Design compl_mul, start of the top module:
module compl_mul(
   input logic clk_i, 
   input logic srst_i,
   input logic signed [17:0]data_a_i_i,   
   input logic signed [17:0]data_a_q_i,   
   input logic signed [17:0]data_b_i_i,   
   input logic signed [17:0]data_b_q_i,   
   output  logic signed  [36:0]data_i_o,    
   output  logic signed [36:0]data_q_o     
   );
For scale: roughly 74 flip-flops, ~150 I/O pins, ~51000 µm² of cells after synthesis.
==> flow/config.mk <==
export PLATFORM = sky130hd
export DESIGN_NAME = compl_mul
export DESIGN_NICKNAME = compl_mul
export VERILOG_FILES = /design/flow/design.v
export SDC_FILE = /design/flow/constraint.sdc
export NUM_CORES = 4
export LEC_CHECK = 0
export CAP_MARGIN = 20
export CELL_PAD_IN_SITES_DETAIL_PLACEMENT = 0
export CELL_PAD_IN_SITES_GLOBAL_PLACEMENT = 0
export CORE_MARGIN = 2
export CORE_UTILIZATION = 72
export CTS_CLUSTER_DIAMETER = 194
export GPL_TIMING_DRIVEN = 1
export SETUP_SLACK_MARGIN = -0.38
export SLEW_MARGIN = 20
==> flow/constraint.sdc <==
create_clock -name core_clock -period 7.72 [get_ports {clk_i}]
set_input_delay 1.5440 -clock core_clock [delete_from_list [all_inputs] [get_ports {clk_i}]]
set_output_delay 1.5440 -clock core_clock [all_outputs]
set_load 0.01 [all_outputs]
run.sh (not shown) runs the stock make flow with config.mk's settings and CLKGATE_MAP_FILE=.
The first run ran to the end with violations: setup timing.
Then changed:
CORE_UTILIZATION = 57   (was 72)
PLACE_DENSITY_LB_ADDON = 0.29   (was not set)
SETUP_SLACK_MARGIN = 0.58   (was -0.38)
clock period = 8.79 ns   (was 7.72 ns; I/O delays follow)
=> Now the flow finished with timing, DRC and antenna clean. Via count goes down by 2.2%. Final area goes up by 2.6%. Utilization decreases by 17 points. Worst setup slack improved by 1.1 ns. First-iteration DRC count falls by 6.5%. Die size rises by 26%. Routed wire length drops by 0.95%. Non-clock buffer count rose by 9. Clock-buffer cell count went up by 2.
Then changed:
ABC_AREA = 1   (was not set)
CORE_UTILIZATION = 71   (was 57)
CTS_CLUSTER_DIAMETER = 60   (was 194)
clock period = 5.7 ns   (was 8.79 ns; I/O delays follow)
Effect: The new run died in global routing (5_1_grt). Synthesized cell count grows by 20%. Area after synthesis grows by 4.6%. Die size shrinks by about 16%.

Setup of build 54:
The RTL this note starts from:
==> flow/design.v <==
`timescale 1ns / 1ps
module compl_mul(
   input logic clk_i, 
   input logic srst_i,
   input logic signed [17:0]data_a_i_i,   
   input logic signed [17:0]data_a_q_i,   
   input logic signed [17:0]data_b_i_i,   
   input logic signed [17:0]data_b_q_i,   
   output  logic signed  [36:0]data_i_o,    
   output  logic signed [36:0]data_q_o     
   );
   logic signed [35:0] prod_ii, prod_iq, prod_qi, prod_qq;
   assign prod_ii = data_a_i_i * data_b_i_i;
   assign prod_qq = data_a_q_i * data_b_q_i;
   assign prod_iq = data_a_i_i * data_b_q_i;
   assign prod_qi = data_a_q_i * data_b_i_i;
   always_ff@(posedge clk_i) begin
       if(srst_i)begin
           data_i_o<=0;
           data_q_o<=0;
       end
       else begin
           data_i_o<=prod_ii-prod_qq;
           data_q_o<=prod_iq+prod_qi;
       end
   end
endmodule
Settings: LEC_CHECK=0, CAP_MARGIN=20, CORE_ASPECT_RATIO=0.5, CORE_MARGIN=2, CORE_UTILIZATION=72, CTS_CLUSTER_DIAMETER=347, CTS_CLUSTER_SIZE=92, PLACE_DENSITY=0.78, SETUP_SLACK_MARGIN=0.88, SLEW_MARGIN=20, TNS_END_PERCENT=10; clock period 6.55 ns.
Build 54: flow complete, layout not clean; failing: negative setup slack
What build 13 does differently from build 54 at the input level:
- swapping 0.88 for 2.84 in SETUP_SLACK_MARGIN
- clearing CORE_ASPECT_RATIO, which used to be 0.5
- clearing TNS_END_PERCENT, which used to be 10
- clearing CTS_CLUSTER_DIAMETER, which used to be 347
- swapping 0.78 for 0.64 in PLACE_DENSITY
- swapping 92 for 31 in CTS_CLUSTER_SIZE
- swapping 6.55 for 11.1 in the clock period (ns, I/O delays scaled along)
--- outcome ---
Build 13 finished every step from synthesis to the final layout, and the layout passed the timing, design-rule and antenna checks.
A launch point of the worst path of data_b_i_i[4] is what build 54 shows, while data_b_i_i[14] belongs to build 13.
Changes observed in build 13 relative to build 54: clock-pin slew on the worst setup and hold paths stayed essentially flat; detailed-route wire length fell by 7.3%; global-route usage fell by 2.9 points.
> inputs changed (build 13 -> build 78)
- PLACE_DENSITY_LB_ADDON: unset -> 0.25
- SETUP_SLACK_MARGIN: 2.84 -> unset
- PLACE_DENSITY: 0.64 -> unset
- CTS_CLUSTER_SIZE: 31 -> unset
- MAX_ROUTING_LAYER: unset -> met4
- the clock period (ns, I/O delays scaled along): 11.1 -> 7.97
## What came out
Build 78 terminated abnormally: 5_1_grt reported GRT-0232.
Taking build 13 as the reference, in build 78 share of the synthesized netlist area taken by xor and xnor gates comparable, synthesized cell count flat.
When build 78 is measured against build 13, its post-DP HPWL turns out about 4% lower.
Re floorplan row count: no difference whatsoever between build 13 and build 78.
On count of buffers added by post-CTS timing repair for setup, the lower figure sits with build 13, not build 78.
--- input diff build 78..build 89 ---
- PLACE_DENSITY_LB_ADDON no longer set, was 0.25
- CORE_UTILIZATION now 70, was 72
- CTS_CLUSTER_SIZE now 37, previously not set
- the clock period (ns, I/O delays scaled along) now 8.0, was 7.97
Findings:
- Status: area fraction in full adders, half adders and majority gates parity (build 78, build 89)
- As far as synthesized-area fraction occupied by ao, oa, aoi and oai cells goes, build 89 and build 78 are indistinguishable; the numbers are identical.
- Compared to build 78, build 89 was floorplanned on a bigger die.
- Completing all stages was not enough for build 89: its layout failed the final checks because of negative setup slack.
- | post-DP HPWL | build 89 vs build 78 | better |
- From build 89 to build 78, multiplexer area fraction after synthesis did not move at all.

== red ==
Starts from the design.v that is shown in full above.
==> flow/config.mk <==
export PLATFORM = sky130hd
export DESIGN_NAME = compl_mul
export DESIGN_NICKNAME = compl_mul
export VERILOG_FILES = /design/flow/design.v
export SDC_FILE = /design/flow/constraint.sdc
export NUM_CORES = 4
export LEC_CHECK = 0
export ABC_AREA = 0
export CAP_MARGIN = 20
export CELL_PAD_IN_SITES_GLOBAL_PLACEMENT = 1
export CORE_ASPECT_RATIO = 1.27
export CORE_MARGIN = 2
export CORE_UTILIZATION = 60
export CTS_CLUSTER_DIAMETER = 377
export CTS_CLUSTER_SIZE = 97
export SLEW_MARGIN = 20
export TNS_END_PERCENT = 20
==> flow/constraint.sdc <==
create_clock -name core_clock -period 16.0 [get_ports {clk_i}]
set_input_delay 3.2000 -clock core_clock [delete_from_list [all_inputs] [get_ports {clk_i}]]
set_output_delay 3.2000 -clock core_clock [all_outputs]
set_load 0.01 [all_outputs]
The inputs of blue differ from those of red as listed below.
# red
export LEC_CHECK = 0
export ABC_AREA = 0
export CAP_MARGIN = 20
export CELL_PAD_IN_SITES_GLOBAL_PLACEMENT = 1
export CORE_ASPECT_RATIO = 1.27
export CORE_MARGIN = 2
export CORE_UTILIZATION = 60
export CTS_CLUSTER_DIAMETER = 377
export CTS_CLUSTER_SIZE = 97
export SLEW_MARGIN = 20
export TNS_END_PERCENT = 20
create_clock -name core_clock -period 16.0 [get_ports {clk_i}]
# blue
export LEC_CHECK = 0
export CAP_MARGIN = 20
export CORE_MARGIN = 2
export CORE_UTILIZATION = 25
export SLEW_MARGIN = 20
create_clock -name core_clock -period 11.8 [get_ports {clk_i}]
### Flow results
blue finished end to end and its layout was clean on timing, DRC and antenna.
Multi-input combinational cell count: blue vs red, no meaningful difference
In the tables for red and blue, slew of the pin with the lowest slew margin reads lower with red.
Changes observed in blue relative to red: number of standard cells in the final layout excluding fillers increased by 25% relative to the old numbers, portion of the layout cell area used by non-clock buffers increased by 0.96 points relative to the old numbers, cell area after layout increased by about 5% relative to the old numbers, setup slack decreased by 3.89 ns relative to the old numbers.
Launch point of the worst path: data_b_q_i[2] -> blue, data_b_i_i[17] -> red
From red to blue the numbers moved as follows: final cycle utilization of the critical path went up.
Comparing red and blue, via count is lower on red.
#### Input delta (green over blue)
# blue
export LEC_CHECK = 0
export CAP_MARGIN = 20
export CORE_MARGIN = 2
export CORE_UTILIZATION = 25
export SLEW_MARGIN = 20
create_clock -name core_clock -period 11.8 [get_ports {clk_i}]
# green
export LEC_CHECK = 0
export CAP_MARGIN = 20
export CORE_MARGIN = 2
export CORE_UTILIZATION = 70
export CTS_CLUSTER_SIZE = 37
export SLEW_MARGIN = 20
create_clock -name core_clock -period 7.28 [get_ports {clk_i}]
The final report for green shows a completed flow and a layout that fails verification, specifically negative setup slack. Total routing usage reported by global routing, blue and green: larger value in green. Post-layout period usage of the worst path: higher on green. Min die height across blue and green: green. [compare] base=blue new=green: number of rows in the core area decreased by 67 relative to the old numbers; first-pass GRT wire length increased by 65000 um relative to the old numbers. Total wirelength of the detailed-routed design on green is behind blue. Compared with blue, in green non-clock buffer count rose by 807; post-route cell area rose by about 17%; die size fell by 64%.

== job 7785 ==
Starts from the design.v that is shown in full above.
make LEC_CHECK=0 CAP_MARGIN=0 CORE_MARGIN=2 CORE_UTILIZATION=72 MAX_ROUTING_LAYER=met4 SLEW_MARGIN=20 finish   # period 7.97 ns
Job 7785: it failed with a tool error in global routing (5_1_grt), so there are no final results.
### job 7785 -> job 3078
diff --git a/flow/config.mk b/flow/config.mk
--- a/flow/config.mk
+++ b/flow/config.mk
@@ -6,7 +6,7 @@
 export NUM_CORES = 4
 export LEC_CHECK = 0
-export CAP_MARGIN = 0
+export ABC_AREA = 1
+export CAP_MARGIN = 10
 export CORE_MARGIN = 2
-export CORE_UTILIZATION = 72
-export MAX_ROUTING_LAYER = met4
+export CORE_UTILIZATION = 40
 export SLEW_MARGIN = 20
==> flow/constraint.sdc <==
create_clock -name core_clock -period 16.0 [get_ports {clk_i}]
set_input_delay 3.2000 -clock core_clock [delete_from_list [all_inputs] [get_ports {clk_i}]]
set_output_delay 3.2000 -clock core_clock [all_outputs]
set_load 0.01 [all_outputs]
### Flow results
- Per the comparison of job 3078 with job 7785, area of the die shows an increase of 0.063 mm^2, area fraction in mux cells closely matched the old numbers, mean cell area of the mapped netlist went down, Yosys chip area rose about 4.6%, synthesized area increased 0.0023 mm^2.
- Job 3078 was carried through to the last stage, and its layout satisfied the timing, design-rule and antenna checks.
- Measured against each other, job 3078 and job 7785 differ in and-or/or-and share of the synthesized area, the lower figure coming from job 7785.
Input-level comparison between job 6660 and job 3078:
diff --git a/flow/config.mk b/flow/config.mk
--- a/flow/config.mk
+++ b/flow/config.mk
@@ -6,7 +6,14 @@
 export NUM_CORES = 4
 export LEC_CHECK = 0
-export ABC_AREA = 1
-export CAP_MARGIN = 10
-export CORE_MARGIN = 2
-export CORE_UTILIZATION = 40
+export CAP_MARGIN = 40
+export CELL_PAD_IN_SITES_DETAIL_PLACEMENT = 2
+export CORE_ASPECT_RATIO = 0.63
+export CORE_MARGIN = 8
+export CORE_UTILIZATION = 47
+export CTS_CLUSTER_SIZE = 59
+export GPL_ROUTABILITY_DRIVEN = 0
+export GPL_TIMING_DRIVEN = 0
+export MAX_ROUTING_LAYER = met4
+export PLACE_DENSITY_LB_ADDON = 0.13
+export SETUP_SLACK_MARGIN = 3.98
 export SLEW_MARGIN = 20
--- outcome ---
Job 3078 reached the end of the flow, and the finished layout is clean on the timing, design-rule and antenna checks.
Job 6660 never completed; the flow aborted with a tool error in global routing (5_1_grt).
Compared with job 3078, Yosys chip area in job 6660 decreased by a few percent.
When job 6660 is measured against job 3078, its initial standard-cell utilization of the core turns out 6.7 points higher.
Measured against job 3078, the number of placement rows of job 6660 comes out at 0.72 times the reference value.
Taking job 3078 as the reference point, the vertical die dimension of job 6660 falls by about 25%.
Relative to job 6660, the following input files were edited for job 3450:
diff --git a/flow/config.mk b/flow/config.mk
--- a/flow/config.mk
+++ b/flow/config.mk
@@ -13,6 +13,7 @@
 export CTS_CLUSTER_SIZE = 59
 export GPL_ROUTABILITY_DRIVEN = 0
-export GPL_TIMING_DRIVEN = 0
+export GPL_TIMING_DRIVEN = 1
 export MAX_ROUTING_LAYER = met4
+export MIN_ROUTING_LAYER = met2
 export PLACE_DENSITY_LB_ADDON = 0.13
 export SETUP_SLACK_MARGIN = 3.98
==> comparison <==
Of job 3450 and job 6660, none finishes clean. Job 3450 vs job 6660 — quantity of I/O buffers inserted on ports rose 56. As far as die area goes, job 6660 and job 3450 are indistinguishable; the numbers are identical. Diff job 6660..job 3450 | area of the placeable core | unchanged. Compared job 6660 against job 3450; number of buffers between clock root and the deepest sink within noise. Between job 3450 and job 6660, the summed standard-cell area reported by yosys figures differ only marginally. Per the comparison of job 3450 with job 6660, clock sink total has remained practically unchanged, number of buffers inserted to repair setup after CTS has increased, horizontal die dimension shows no meaningful change, detailed placer's ending HPWL went down. | number of cells in the yosys synthesis report | job 3450 vs job 6660 | ≈ equal |.
Modified inputs, job 7690 compared to job 3450
==> flow/config.mk <==
export PLATFORM = sky130hd
export DESIGN_NAME = compl_mul
export DESIGN_NICKNAME = compl_mul
export VERILOG_FILES = /design/flow/design.v
export SDC_FILE = /design/flow/constraint.sdc
export NUM_CORES = 4
export LEC_CHECK = 0
export CAP_MARGIN = 20
export CORE_MARGIN = 2
export CORE_UTILIZATION = 40
export SLEW_MARGIN = 20
Results
- The final layout from job 7690, which completed every stage, passed the timing, design-rule and antenna checks at the end of the flow.
- As far as area after synthesis goes, job 3450 and job 7690 are indistinguishable; the numbers are identical.
- For average footprint of a synthesized cell, job 3450 and job 7690 come out practically identical.
- Compared with job 3450, job 7690 shows overall die height higher by 30%.
- For half-perimeter wire length of the detailed placement result, dividing the value from job 3450 by the value from job 7690 gives 2.0.
- Area enclosed by the die boundary ends up higher on job 7690.
- Job 7690 vs. job 3450: synthesized-area fraction occupied by ao, oa, aoi and oai cells ~0 delta, count of placed standard cells including taps +169, core region area +16%, net count after synthesis ~0 delta.
Relative to job 7690, the following input files were edited for job 979:
==> flow/constraint.sdc <==
create_clock -name core_clock -period 11.8 [get_ports {clk_i}]
set_input_delay 2.3600 -clock core_clock [delete_from_list [all_inputs] [get_ports {clk_i}]]
set_output_delay 2.3600 -clock core_clock [all_outputs]
set_load 0.01 [all_outputs]
--- outcome ---
[compare] base=job 7690 new=job 979: first-pass GRT wire length moved up, core occupancy in the finished layout now sits higher.
When job 979 is set beside job 7690, its post-detailed-routing wire length turns out to be about 4.6% larger.
Sort job 979 and job 7690 by setup slack after layout, ascending, and job 979 comes first.
Re number of antenna violations at the first check in global routing: job 979 is 3 up on job 7690.
Comparing job 979 and job 7690, the lower non-clock buffer count was measured on job 7690.
Per the comparison of job 979 with job 7690, arrival time of data at the critical path endpoint fell by 1.00 ns, placer's final routability congestion estimate increased by 2.6% relative to the old numbers.

Starts from the design.v that is shown in full above.
clock: 7.28 ns
lec_check: 0
cap_margin: 20
core_margin: 2
core_utilization: 70
cts_cluster_diameter: 332
cts_cluster_size: 37
hold_slack_margin: 0.29
slew_margin: 20
The starting point ran to the end with violations: setup timing.
Edit:
Settings changed: CORE_UTILIZATION 70 to 66, CTS_CLUSTER_DIAMETER 332 to default, CTS_CLUSTER_SIZE 37 to default, HOLD_SLACK_MARGIN 0.29 to default.
Clock period 7.28 ns to 8.0 ns, I/O delays scaled along.
Effect:
- The changed run ran to the end with violations: setup timing
- design area shrinks by 4.4%
- synthesized cell count does not change
- critical path depth came out lower by 4
Edit:
Settings changed: ABC_AREA from default to 1, CORE_UTILIZATION 66 to 54, CTS_CLUSTER_DIAMETER from default to 385, CTS_CLUSTER_SIZE from default to 99.
Clock period 8.0 ns to 9.57 ns, I/O delays scaled along.
After rerunning: With this change the flow passed the timing, design-rule and antenna checks; setup slack is better by 0.58 ns; global-route usage fell by 6.4 points; design area fell by 8.7%; first-iteration DRC count rose by 7.7%; synthesized area rose by 4.6%; synthesized cell count rose by 20%; hold slack is better by 0.86 ns; final cell count rose by 11%.
